==> flow/design.v <==
module alu(alu_out, multiply_top_in, divide_top_in, multiplicand_or_divider_in, sel);  
    input [64:0] multiply_top_in;  
    input [64:0] divide_top_in;  
    input [64:0] multiplicand_or_divider_in;  
    input sel;  
    output [64:0] alu_out;  
    wire [64:0] sum;  
    wire [64:0] diff;  
    assign sum = multiplicand_or_divider_in + multiply_top_in;
    assign diff = divide_top_in - multiplicand_or_divider_in;
    assign alu_out = sel ? sum : diff;
endmodule
module control(clk, reset, start, m_d, data_in, alu_sel, ready, wr, initial_wr, sh_right, sh_left);  
    input clk, reset, start, m_d;  
    input [1:0] data_in;  
    output ready, wr, initial_wr, sh_right, sh_left, alu_sel;  
    wire ready_check;
    wire wr_check;
    wire initial_wr_check;
    wire sh_right_check;
    wire sh_left_check;
    wire mul_wr;
    wire div_wr;
    reg [1:0] state;
    reg [9:0] counter;
    always @(posedge clk) begin
        if (reset) begin  
            state <= 2'd0;
            counter <= 10'd0;
        end
        else begin  
            case (state)  
                2'b00: begin  
                    if (start == 1) state <= 2'b01;  
                end
                2'b01: begin  
                    counter <= 0;  
                    state <= 2'b10;  
                end
                2'b10: begin  
                    if (counter == 63) state <= 2'b00;  
                    counter <= counter + 1;  
                end
            endcase
        end
    end
    assign alu_sel = m_d;  
    assign mul_wr = data_in[0] && m_d;  
    assign div_wr = !(data_in[1] || m_d);  
    assign wr_check = (state == 2'b10) && (mul_wr || div_wr);  
    assign wr = wr_check ? 1 : 0;  
    assign initial_wr_check = (state == 2'b01);  
    assign initial_wr = initial_wr_check ? 1 : 0;  
    assign sh_right_check = (state == 2'b10) && m_d;  
    assign sh_right = sh_right_check ? 1 : 0;  
    assign sh_left_check = (state == 2'b10) && (!m_d);  
    assign sh_left = sh_left_check ? 1 : 0;  
    assign ready_check = (state == 2'b00);  
    assign ready = ready_check ? 1 : 0;  
endmodule
module multiplicand_n_divider_register(clk, reset, data_in, data_out);
    input [63:0] data_in;  
    input clk, reset;  
    output [63:0] data_out;  
    reg [63:0] mul_div_reg;  
    always @(posedge clk) begin
        if (reset)  
            mul_div_reg <= 64'd0;  
        else 
            mul_div_reg <= data_in;  
    end
    assign data_out = mul_div_reg;
endmodule
module result_register(clk, reset, data_in, wr, initial_data_in, initial_wr, sh_right, sh_left, result);
    input [64:0] data_in;  
    input [63:0] initial_data_in;  
    input clk, reset, wr, initial_wr, sh_right, sh_left;  
    output [128:0] result;  
    reg [128:0] result_reg;  
    always @(posedge clk) begin
        if (reset)  
            result_reg <= 129'd0;  
        else begin
            if (initial_wr == 1)  
                result_reg <= {65'd0, initial_data_in};  
            else begin
                if (wr && sh_right)  
                    result_reg <= {1'd0, data_in, result_reg[63:1]}; 
                else if (wr && sh_left)  
                    result_reg <= {data_in, result_reg[62:0], 1'b1};
                else if (sh_right)  
                    result_reg <= {1'd0, result_reg[128:1]};
                else if (sh_left)  
                    result_reg <= {result_reg[127:0], 1'b0};
            end
        end
    end
    assign result = result_reg;
endmodule
module multiply_n_divide_top(clk, reset, a_in, b_in, m_d, start, result, ready);
    input [63:0] a_in, b_in;  
    input clk, reset, start, m_d;  
    output ready;  
    output [128:0] result;  
    wire [63:0] mul_div_reg_out;  
    wire [64:0] alu_out;  
    wire [128:0] res_reg_out;  
    wire control_wr;  
    wire control_initial_wr;  
    wire control_sh_right;  
    wire control_alu_sel;  
    wire control_sh_left;  
    multiplicand_n_divider_register mndr1(
        .clk(clk),
        .reset(reset),
        .data_in(b_in),
        .data_out(mul_div_reg_out)
    );
    alu alu1(
        .multiply_top_in(res_reg_out[128:64]),
        .divide_top_in(res_reg_out[127:63]),
        .multiplicand_or_divider_in({1'b0,mul_div_reg_out}),
        .sel(control_alu_sel),
        .alu_out(alu_out)
    );
    result_register resr1(
        .clk(clk),
        .reset(reset),
        .data_in(alu_out),
        .wr(control_wr),
        .initial_data_in(a_in),
        .initial_wr(control_initial_wr),
        .sh_right(control_sh_right),
        .sh_left(control_sh_left),
        .result(res_reg_out)
    );
    control cu1(
        .clk(clk),
        .reset(reset),
        .start(start),
        .m_d(m_d),
        .data_in({alu_out[64], res_reg_out[0]}),
        .alu_sel(control_alu_sel),
        .ready(ready),
        .wr(control_wr),
        .initial_wr(control_initial_wr),
        .sh_right(control_sh_right),
        .sh_left(control_sh_left)
    );
    assign result = res_reg_out;
endmodule
Settings: LEC_CHECK=0, ABC_AREA=1, CAP_MARGIN=20, CELL_PAD_IN_SITES_DETAIL_PLACEMENT=1, CELL_PAD_IN_SITES_GLOBAL_PLACEMENT=2, CORE_MARGIN=6, CORE_UTILIZATION=40, PLACE_DENSITY_LB_ADDON=0.14, SETUP_SLACK_MARGIN=0.57, SLEW_MARGIN=15, TNS_END_PERCENT=10; clock period 7.02 ns.
run.sh (not shown) runs the stock make flow with config.mk's settings and CLKGATE_MAP_FILE=.
The starting point ended with an error in 3_3_place_gp, error FLW-0024.
==> next run, changes <==
ABC_AREA = default   (was 1)
CELL_PAD_IN_SITES_DETAIL_PLACEMENT = default   (was 1)
CELL_PAD_IN_SITES_GLOBAL_PLACEMENT = default   (was 2)
CORE_MARGIN = 2   (was 6)
PLACE_DENSITY_LB_ADDON = default   (was 0.14)
SETUP_SLACK_MARGIN = default   (was 0.57)
SLEW_MARGIN = 20   (was 15)
TNS_END_PERCENT = default   (was 10)
clock period = 4.16 ns   (was 7.02 ns; I/O delays follow)
Effect: The new run completed without violations; die area is lower by 24%; synthesized cell count decreases by 43%; area after synthesis goes down by 19%.


## v42
Starts from the design.v that is shown in full above.
Settings: LEC_CHECK=0, ABC_AREA=1, CAP_MARGIN=20, CELL_PAD_IN_SITES_DETAIL_PLACEMENT=1, CORE_MARGIN=2, CORE_UTILIZATION=40, HOLD_SLACK_MARGIN=0.04, PLACE_DENSITY_LB_ADDON=0.14, SETUP_SLACK_MARGIN=0.57, SLEW_MARGIN=15, TNS_END_PERCENT=10; clock period 7.02 ns.
For v45, these inputs were changed with respect to v42:
- a deleted PLACE_DENSITY_LB_ADDON that had been 0.14
- a deleted CELL_PAD_IN_SITES_DETAIL_PLACEMENT that had been 1
- a deleted SETUP_SLACK_MARGIN that had been 0.57
- a change of SLEW_MARGIN from 15 to 20
- an added CTS_CLUSTER_SIZE of 37
- a deleted ABC_AREA that had been 1
- a deleted HOLD_SLACK_MARGIN that had been 0.04
- a deleted TNS_END_PERCENT that had been 10
- a change of CORE_UTILIZATION from 40 to 70
- an added MAX_ROUTING_LAYER of met4
- a change of the clock period (ns, I/O delays scaled along) from 7.02 to 3.54
Results
From the logs: v45 reached the end of the flow and failed the layout checks with setup timing. Against v42, v45 comes in 4 higher on buffers inserted during post-CTS setup optimization. The lower overall power consumption of v42 and v45 is in v42. In v45 the die span in y turned out 32% lower than in v42. Switching power share of the total came out lower on v45 than on v42. Of v42 and v45, the run reporting the higher placed instance area was v42. v45 against v42: final period utilization increased 55 points; area after synthesis now smaller; die size lower; wire length per cell went up by 16%.
Changes in v50 relative to v45:
- a change of CTS_CLUSTER_SIZE from 37 to 40
- a change of CAP_MARGIN from 20 to 15
- a deleted MAX_ROUTING_LAYER that had been met4
- a change of CORE_UTILIZATION from 70 to 72
- an added CTS_CLUSTER_DIAMETER of 351
- an added HOLD_SLACK_MARGIN of -0.09
- an added SETUP_SLACK_MARGIN of -0.16
- a change of the clock period (ns, I/O delays scaled along) from 3.54 to 3.16
Results
v50 terminated abnormally: 5_1_grt reported GRT-0116. [flow] v45 | stages: complete | final checks: fail | reason: setup timing. Re placed cell area: v45 was lower than v50. v50 ends up with a chip height that is 1.4% lower than in v45. Taking v45 as the reference, in v50 quantity of gates resized following cts went up, effective utilization at floorplan shows an increase of 0.85 points, width of the die shrank by 2.2 um. v50 against v45: total half-perimeter wirelength after legalization and detailed placement rose by 20%; die size fell by 710 um^2.
Here is what was changed in the inputs of v22 compared with v50.
- removing CTS_CLUSTER_SIZE (formerly 40)
- setting ABC_AREA to 1 for the first time
- changing CORE_UTILIZATION from 72 to 40
- changing CAP_MARGIN from 15 to 20
- setting TNS_END_PERCENT to 45 for the first time
- removing SETUP_SLACK_MARGIN (formerly -0.16)
- changing CORE_MARGIN from 2 to 10
- removing CTS_CLUSTER_DIAMETER (formerly 351)
- changing HOLD_SLACK_MARGIN from -0.09 to 0.26
- setting MAX_ROUTING_LAYER to met4 for the first time
- changing the clock period (ns, I/O delays scaled along) from 3.16 to 4.5
[summary]
v22 reached the final stage; the timing, design-rule and antenna checks on its layout passed.
Diff v50 -> v22: synthesized instance count grew by about 75%, basic-gate share of the synthesized area counting and, or, nand and nor cells grew by 21 points, number of nets produced by synthesis grew by 1,752, cell area after synthesis grew by about 24%.
v22 against v50; number of library cell types mapped by synthesis is down by more than a quarter.
Sort v22 and v50 by placement-stage cell area desc -> top: v22
Against v50, average cell area after synthesis in v22 fell by more than a quarter.


Setup of run A:
// multiply_n_divide_top: RTL as listed in full above, without the edits since
clock: 4.5 ns
lec_check: 0
abc_area: 1
cap_margin: 20
cell_pad_in_sites_detail_placement: 1
core_margin: 10
core_utilization: 40
gpl_timing_driven: 0
hold_slack_margin: 0.26
max_routing_layer: met4
setup_slack_margin: 0.95
slew_margin: 20
tns_end_percent: 45
Setup changes, run A to run B
Settings: PLACE_DENSITY_LB_ADDON: unset -> 0.2; MAX_ROUTING_LAYER: met4 -> met5; SETUP_SLACK_MARGIN: 0.95 -> -0.0; CELL_PAD_IN_SITES_DETAIL_PLACEMENT: 1 -> 2; TNS_END_PERCENT: 45 -> 80; CELL_PAD_IN_SITES_GLOBAL_PLACEMENT: unset -> 1; CAP_MARGIN: 20 -> 35.
==> results <==
Run B: it failed with a tool error in detailed placement, so there are no final results. Run A -> run B: number of placed I/O pins delta 0, exact match. From run A to run B, horizontal die size did not move at all. As far as post-synthesis cell count goes, run B and run A are indistinguishable; the numbers are identical. Routability congestion estimate, run B vs run A: down by a few percent. Proportion of synthesized area in mux cells: run B vs run A identical.
Changes in run C relative to run B:
Settings: ABC_AREA: 1 -> unset; CELL_PAD_IN_SITES_GLOBAL_PLACEMENT: 1 -> unset; HOLD_SLACK_MARGIN: 0.26 -> unset; MAX_ROUTING_LAYER: met5 -> unset; TNS_END_PERCENT: 80 -> unset; SETUP_SLACK_MARGIN: -0.0 -> unset; PLACE_DENSITY_LB_ADDON: 0.2 -> 0.14; GPL_TIMING_DRIVEN: 0 -> unset; CORE_MARGIN: 10 -> 2; CELL_PAD_IN_SITES_DETAIL_PLACEMENT: 2 -> unset; CAP_MARGIN: 35 -> 20; the clock period (ns, I/O delays scaled along): 4.5 -> 7.02.
==> comparison <==
Looking at the reports, run C completed the entire flow and the layout it produced met the timing, design-rule and antenna checks. Run C vs run B: average cell area after synthesis up by more than a quarter. Looking at chip area, run C sits 0.018 mm^2 lower than run B does. Run C vs. run B: number of rows in the core area decreased by 9 relative to the old numbers, number of nets at floorplan decreased by 1,752 relative to the old numbers, last weighted congestion value of the routability-driven placer decreased by 0.089 relative to the old numbers. Area reported by Yosys stat: higher on run B. Measured against each other, run B and run C differ in vertical die size, the lower figure coming from run C. Of run B and run C, run B shows the higher area of the core, with run C below it. The synthesized cell count of run C falls short of that of run B by 1,752. Run C reports a lower area of the mapped netlist than run B does.
Power figures rest on the tool's default switching activity, not on a simulated workload.
